Setup of run A:
// i2c_top
module i2c_top(
input clk, rst, newd, op, stretch,
input [6:0] addr,
input [7:0] din,
output [7:0] dout,
output busy,ack_err,
output done,
output sda, scl
);
wire ack_errm, ack_errs;
wire sda_m, scl_m, sda_s, scl_s;
i2c_master master (dout,sda,scl,sda_m,scl_m,done,ack_errm,busy,clk,rst,din,newd,addr,op);
i2c_Slave slave (.clk(clk),.rst(rst),.stretch(stretch),.sda(sda),.scl(scl),.sda_drv(sda_s),.scl_drv(scl_s),.ack_err(ack_errs),.done() );
assign sda = sda_m & sda_s;
assign scl = scl_m & scl_s;
assign ack_err = ack_errs | ack_errm;
endmodule
For scale: roughly 6800 cells after synthesis, ~1200 flip-flops, roughly 57000 sq um of cells after synthesis.
==> flow/config.mk <==
export PLATFORM = sky130hd
export DESIGN_NAME = i2c_top
export DESIGN_NICKNAME = i2c_top
export VERILOG_FILES = /design/flow/design.v
export SDC_FILE = /design/flow/constraint.sdc
export NUM_CORES = 4
export LEC_CHECK = 0
export ABC_AREA = 1
export CAP_MARGIN = 20
export CELL_PAD_IN_SITES_DETAIL_PLACEMENT = 2
export CORE_MARGIN = 2
export CORE_UTILIZATION = 66
export CTS_CLUSTER_SIZE = 29
export GPL_ROUTABILITY_DRIVEN = 0
export GPL_TIMING_DRIVEN = 0
export HOLD_SLACK_MARGIN = 0.29
export MIN_ROUTING_LAYER = met1
export SLEW_MARGIN = 20
export TNS_END_PERCENT = 55
==> flow/constraint.sdc <==
create_clock -name core_clock -period 6.8 [get_ports {clk}]
set_input_delay 1.3600 -clock core_clock [delete_from_list [all_inputs] [get_ports {clk}]]
set_output_delay 1.3600 -clock core_clock [all_outputs]
set_load 0.01 [all_outputs]
run.sh (not shown) runs the stock make flow with config.mk's settings and CLKGATE_MAP_FILE=.
Run A did not finish: a tool error stopped it during detailed placement.
Here is what was changed in the inputs of run B compared with run A.
# run A
export LEC_CHECK = 0
export ABC_AREA = 1
export CAP_MARGIN = 20
export CELL_PAD_IN_SITES_DETAIL_PLACEMENT = 2
export CORE_MARGIN = 2
export CORE_UTILIZATION = 66
export CTS_CLUSTER_SIZE = 29
export GPL_ROUTABILITY_DRIVEN = 0
export GPL_TIMING_DRIVEN = 0
export HOLD_SLACK_MARGIN = 0.29
export MIN_ROUTING_LAYER = met1
export SLEW_MARGIN = 20
export TNS_END_PERCENT = 55
create_clock -name core_clock -period 6.8 [get_ports {clk}]
# run B
export LEC_CHECK = 0
export CAP_MARGIN = 20
export CORE_MARGIN = 2
export CORE_UTILIZATION = 40
export SETUP_SLACK_MARGIN = 0.0
export SLEW_MARGIN = 20
create_clock -name core_clock -period 5.16 [get_ports {clk}]
==> comparison <==
When run B is set beside run A, its combined area of all synthesized cells turns out to be 2.3% smaller. Row post-synthesis share of cell area spent on xor and xnor gates: run B higher / run A lower. [run B] portion of netlist area occupied by mux cells rose 8.3 points relative to run A. Run B vs run A: number of distinct library cells after synthesis up by more than half. Having completed the whole flow, run B delivered a layout that passed the timing, design-rule and antenna checks. The log for run A ends in detailed placement with error DPL-0033, so the run never completed. The run showing the greater synthesized instance count is run A. Compared to run A, run B was floorplanned on a bigger die. The number of core rows in run A is 0.79 times that in run B. [compare] base=run A new=run B: number of synthesized register bits level; total cells reported by yosys after synthesis dropped 33%.
Relative to run B, the following input files were edited for run C:
# run B
export LEC_CHECK = 0
export CAP_MARGIN = 20
export CORE_MARGIN = 2
export CORE_UTILIZATION = 40
export SETUP_SLACK_MARGIN = 0.0
export SLEW_MARGIN = 20
create_clock -name core_clock -period 5.16 [get_ports {clk}]
# run C
export LEC_CHECK = 0
export ABC_AREA = 1
export CAP_MARGIN = 20
export CORE_MARGIN = 2
export CORE_UTILIZATION = 72
export CTS_CLUSTER_SIZE = 99
export SETUP_SLACK_MARGIN = 0.86
export SLEW_MARGIN = 20
create_clock -name core_clock -period 2.87 [get_ports {clk}]
==> comparison <==
- Every stage of the flow completed for run C, and the final layout passed the timing, design-rule and antenna checks.
- Of run B and run C, run B shows the higher fraction of synthesized cell area in xor and xnor cells, with run C below it.
- A launch point of the worst path of slave.addr[0] is what run C shows, while slave.addr[2] belongs to run B.
- Maximum frequency (lower): run B
- Compared with run B, in run C sum of internal, switching and leakage power picked up an extra 16 mW, combinational cell area excluding buffers and inverters went up, area growth from synthesis to layout shows an increase of 2.0 points, portion of total power attributed to the clock network fell 3.7 points.
- When the final numbers for run B and run C were put side by side, the non-filler instance count after layout turned out to be greater in run C.
- Run C — met3 usage in global routing 1.9 points higher, run B as reference
- Compared to run B, run C shows a narrower setup margin.
## Diff of input files: run D against run C
# run C
export LEC_CHECK = 0
export ABC_AREA = 1
export CAP_MARGIN = 20
export CORE_MARGIN = 2
export CORE_UTILIZATION = 72
export CTS_CLUSTER_SIZE = 99
export SETUP_SLACK_MARGIN = 0.86
export SLEW_MARGIN = 20
create_clock -name core_clock -period 2.87 [get_ports {clk}]
# run D
export LEC_CHECK = 0
export CAP_MARGIN = 0
export CORE_MARGIN = 2
export CORE_UTILIZATION = 70
export CTS_CLUSTER_DIAMETER = 378
export CTS_CLUSTER_SIZE = 13
export SETUP_SLACK_MARGIN = 0.38
export SLEW_MARGIN = 20
create_clock -name core_clock -period 2.87 [get_ports {clk}]
Re maximum buffer depth of the clock tree: no difference whatsoever between run C and run D.
Run comparison: run C worst setup path startpoint slave.addr[0]; run D worst setup path startpoint slave.addr[1]
Going from run C to run D, half-perimeter wire length of the detailed placement result rose about 20%; synthesized chip area reported by yosys fell 2.3%; AND-OR/OR-AND share of the synthesized area rose 4.1 points; sequential share of layout area rose 0.72 points.

Starting RTL as in the previous note.
export LEC_CHECK = 0
export CAP_MARGIN = 0
export CORE_MARGIN = 2
export CORE_UTILIZATION = 70
export CTS_CLUSTER_DIAMETER = 376
export CTS_CLUSTER_SIZE = 23
export PLACE_DENSITY_LB_ADDON = 0.0
export SETUP_SLACK_MARGIN = 0.85
export SLEW_MARGIN = 20
create_clock -name core_clock -period 3.01 [get_ports {clk}]
The first run went through all stages and came out clean.
==> next run, changes <==
- CAP_MARGIN: 0 -> 20
- CORE_UTILIZATION: 70 -> 71
- CTS_CLUSTER_DIAMETER: 376 -> unset
- CTS_CLUSTER_SIZE: 23 -> unset
- PLACE_DENSITY_LB_ADDON: 0.0 -> unset
- SETUP_SLACK_MARGIN: 0.85 -> unset
- clock period: 3.01 -> 5.14 ns (I/O delays scaled with it)
=>
- clock-buffer cell count increases by 45
- clock skew came out lower by 0.0071 ns
- area after synthesis is unchanged
- power drops by 31%
- setup slack is better by 1.1 ns
- design area goes down by 8.1%
- first-iteration DRC count falls by 14%

i2c_top again, from the RTL that the note above started with.
==> flow/config.mk <==
export PLATFORM = sky130hd
export DESIGN_NAME = i2c_top
export DESIGN_NICKNAME = i2c_top
export VERILOG_FILES = /design/flow/design.v
export SDC_FILE = /design/flow/constraint.sdc
export NUM_CORES = 4
export LEC_CHECK = 0
export CAP_MARGIN = 35
export CORE_MARGIN = 2
export CORE_UTILIZATION = 72
export CTS_CLUSTER_DIAMETER = 87
export SETUP_SLACK_MARGIN = 0.72
export SLEW_MARGIN = 20
==> flow/constraint.sdc <==
create_clock -name core_clock -period 3.06 [get_ports {clk}]
set_input_delay 0.6120 -clock core_clock [delete_from_list [all_inputs] [get_ports {clk}]]
set_output_delay 0.6120 -clock core_clock [all_outputs]
set_load 0.01 [all_outputs]
The first run ran to the end with no violations.
Edit:
- CAP_MARGIN: 35 -> 20
- CORE_UTILIZATION: 72 -> 22
- CTS_CLUSTER_DIAMETER: 87 -> not set
- HOLD_SLACK_MARGIN: not set -> 0.29
- SETUP_SLACK_MARGIN: 0.72 -> not set
- clock period: 3.06 -> 10.0 ns (I/O delays scaled with it)
Clock power falls by well over a third. Design area is lower by a few percent. Routed wire length came out lower slightly. Final cell count rises by a quarter to a third.
Edit:
- CORE_UTILIZATION: 22 -> 70
- CTS_CLUSTER_SIZE: not set -> 13
- HOLD_SLACK_MARGIN: 0.29 -> not set
- clock period: 10.0 -> 2.87 ns (I/O delays scaled with it)
Outcome: Now the flow completed, yet does not pass: negative setup slack; via count rises by 7.9%; routed wire length decreases by 2.5%; die size goes down by 68%; worst setup slack loses 4900 ps; worst hold slack degrades by 32 ps; critical path depth is higher by 2; cell count fell by 25%; core utilization is higher by 56 points.
Edit:
- CORE_UTILIZATION: 70 -> 40
- CTS_CLUSTER_SIZE: 13 -> not set
- clock period: 2.87 -> 5.16 ns (I/O delays scaled with it)
Result: This time the run finished with timing, DRC and antenna clean. Clock power drops by 39%. Worst hold slack gains 31 ps. Sequential cell count does not change. Wire length grows by 3.5%. Setup slack gets better by 1500 ps. First-iteration DRC count is lower by 28%. Maximum frequency decreases by 21%. Cell area drops by 1.3%. Combinational power drops by 51%.

Setup of job 101:
Starting RTL as in the previous note.
==> flow/design.v (excerpt) <==
module i2c_top(
input clk, rst, newd, op, stretch,
input [6:0] addr,
input [7:0] din,
output [7:0] dout,
output busy,ack_err,
output done,
output sda, scl
);
make LEC_CHECK=0 CAP_MARGIN=0 CORE_MARGIN=2 CORE_UTILIZATION=72 CTS_CLUSTER_DIAMETER=57 CTS_CLUSTER_SIZE=23 PLACE_DENSITY=0.35 SETUP_SLACK_MARGIN=0.85 SLEW_MARGIN=20 finish   # period 2.88 ns
Job 101 failed in global routing with ODB-0269.
For job 102, these inputs were changed with respect to job 101:
# job 101
export LEC_CHECK = 0
export CAP_MARGIN = 0
export CORE_MARGIN = 2
export CORE_UTILIZATION = 72
export CTS_CLUSTER_DIAMETER = 57
export CTS_CLUSTER_SIZE = 23
export PLACE_DENSITY = 0.35
export SETUP_SLACK_MARGIN = 0.85
export SLEW_MARGIN = 20
create_clock -name core_clock -period 2.88 [get_ports {clk}]
# job 102
export LEC_CHECK = 0
export CAP_MARGIN = 0
export CORE_MARGIN = 2
export CORE_UTILIZATION = 72
export CTS_CLUSTER_DIAMETER = 378
export CTS_CLUSTER_SIZE = 13
export PLACE_DENSITY = 0.64
export SETUP_SLACK_MARGIN = 0.38
export SLEW_MARGIN = 20
create_clock -name core_clock -period 2.87 [get_ports {clk}]
==> results <==
- [compare] base=job 101 new=job 102: number of post-CTS setup repair buffers has decreased, number of buffers created by CTS climbed 12, number of placed instances, taps included shows an increase of 175.
- No stage failed in job 102, and the final checks on the layout all came back clean.
Relative to job 102, the following input files were edited for job 103:
# job 102
export LEC_CHECK = 0
export CAP_MARGIN = 0
export CORE_MARGIN = 2
export CORE_UTILIZATION = 72
export CTS_CLUSTER_DIAMETER = 378
export CTS_CLUSTER_SIZE = 13
export PLACE_DENSITY = 0.64
export SETUP_SLACK_MARGIN = 0.38
export SLEW_MARGIN = 20
create_clock -name core_clock -period 2.87 [get_ports {clk}]
# job 103
export LEC_CHECK = 0
export CAP_MARGIN = 0
export CORE_MARGIN = 2
export CORE_UTILIZATION = 72
export CTS_CLUSTER_DIAMETER = 96
export CTS_CLUSTER_SIZE = 23
export PLACE_DENSITY_LB_ADDON = 0.0
export SETUP_SLACK_MARGIN = 0.38
export SLEW_MARGIN = 20
create_clock -name core_clock -period 2.88 [get_ports {clk}]
Results
Diff job 102 -> job 103: critical path data arrival time has decreased; hold slack down 0.013 ns; count of antenna diodes in the layout closely matched the old numbers. For the maximum frequency, job 103 came in about 1.1% higher than job 102 did. Against job 102, job 103 comes in 1 higher on number of buffer and inverter instances along the worst setup path. Clock network contribution to total cell area: job 103 < job 102. Job 103 vs. job 102: wire length per cell dropped about 0.4%, layout overhead on the synthesized area lost 1.7 points.
Input changes introduced in job 104 (baseline for comparison: job 103):
# job 103
export LEC_CHECK = 0
export CAP_MARGIN = 0
export CORE_MARGIN = 2
export CORE_UTILIZATION = 72
export CTS_CLUSTER_DIAMETER = 96
export CTS_CLUSTER_SIZE = 23
export PLACE_DENSITY_LB_ADDON = 0.0
export SETUP_SLACK_MARGIN = 0.38
export SLEW_MARGIN = 20
create_clock -name core_clock -period 2.88 [get_ports {clk}]
# job 104
export LEC_CHECK = 0
export CAP_MARGIN = 20
export CORE_MARGIN = 2
export CORE_UTILIZATION = 40
export SLEW_MARGIN = 20
create_clock -name core_clock -period 10.0 [get_ports {clk}]
--- outcome ---
- Every stage of the flow completed for job 104, and the final layout passed the timing, design-rule and antenna checks.
- Job 104 ended with less core utilization than job 103.
- Summary of job 104 over job 103: post-layout worst setup margin now larger, global routing usage summed across all routing layers lost 20 points, non-clock buffer instance count of the final layout saw a decrease.
- Measured against job 103, the weighted congestion reported at the end of routability-driven placement of job 104 comes out at 0.840 times the reference value.
- Changes observed in job 104 relative to job 103: routed wire length grew by 0.86%; standard cell area after detailed placement went down by 4.0%; floorplan row count moved up.
- Slew at the pin with the worst max-slew slack (higher): job 104
- Area of the multi-input gates: job 104 < job 103
- Comparing largest net degree at the start of global routing for job 104 and job 103, the bigger number came from job 103.
For job 105, these inputs were changed with respect to job 104:
# job 104
export LEC_CHECK = 0
export CAP_MARGIN = 20
export CORE_MARGIN = 2
export CORE_UTILIZATION = 40
export SLEW_MARGIN = 20
create_clock -name core_clock -period 10.0 [get_ports {clk}]
# job 105
export LEC_CHECK = 0
export ABC_AREA = 1
export CAP_MARGIN = 20
export CORE_MARGIN = 2
export CORE_UTILIZATION = 70
export CTS_CLUSTER_DIAMETER = 222
export SLEW_MARGIN = 20
create_clock -name core_clock -period 6.72 [get_ports {clk}]
Notes after the runs:
- A top layer reached by signal wires of met4 is what job 105 shows, while met5 belongs to job 104.
- From job 104 to job 105 the numbers moved as follows: ratio of final minimum period to clock period increased by 7.5 points relative to the old numbers; yosys stat cell total rose by about 50%; number of nets in the final layout has increased; area after synthesis saw an increase.
Power and IR drop assume default switching activity.
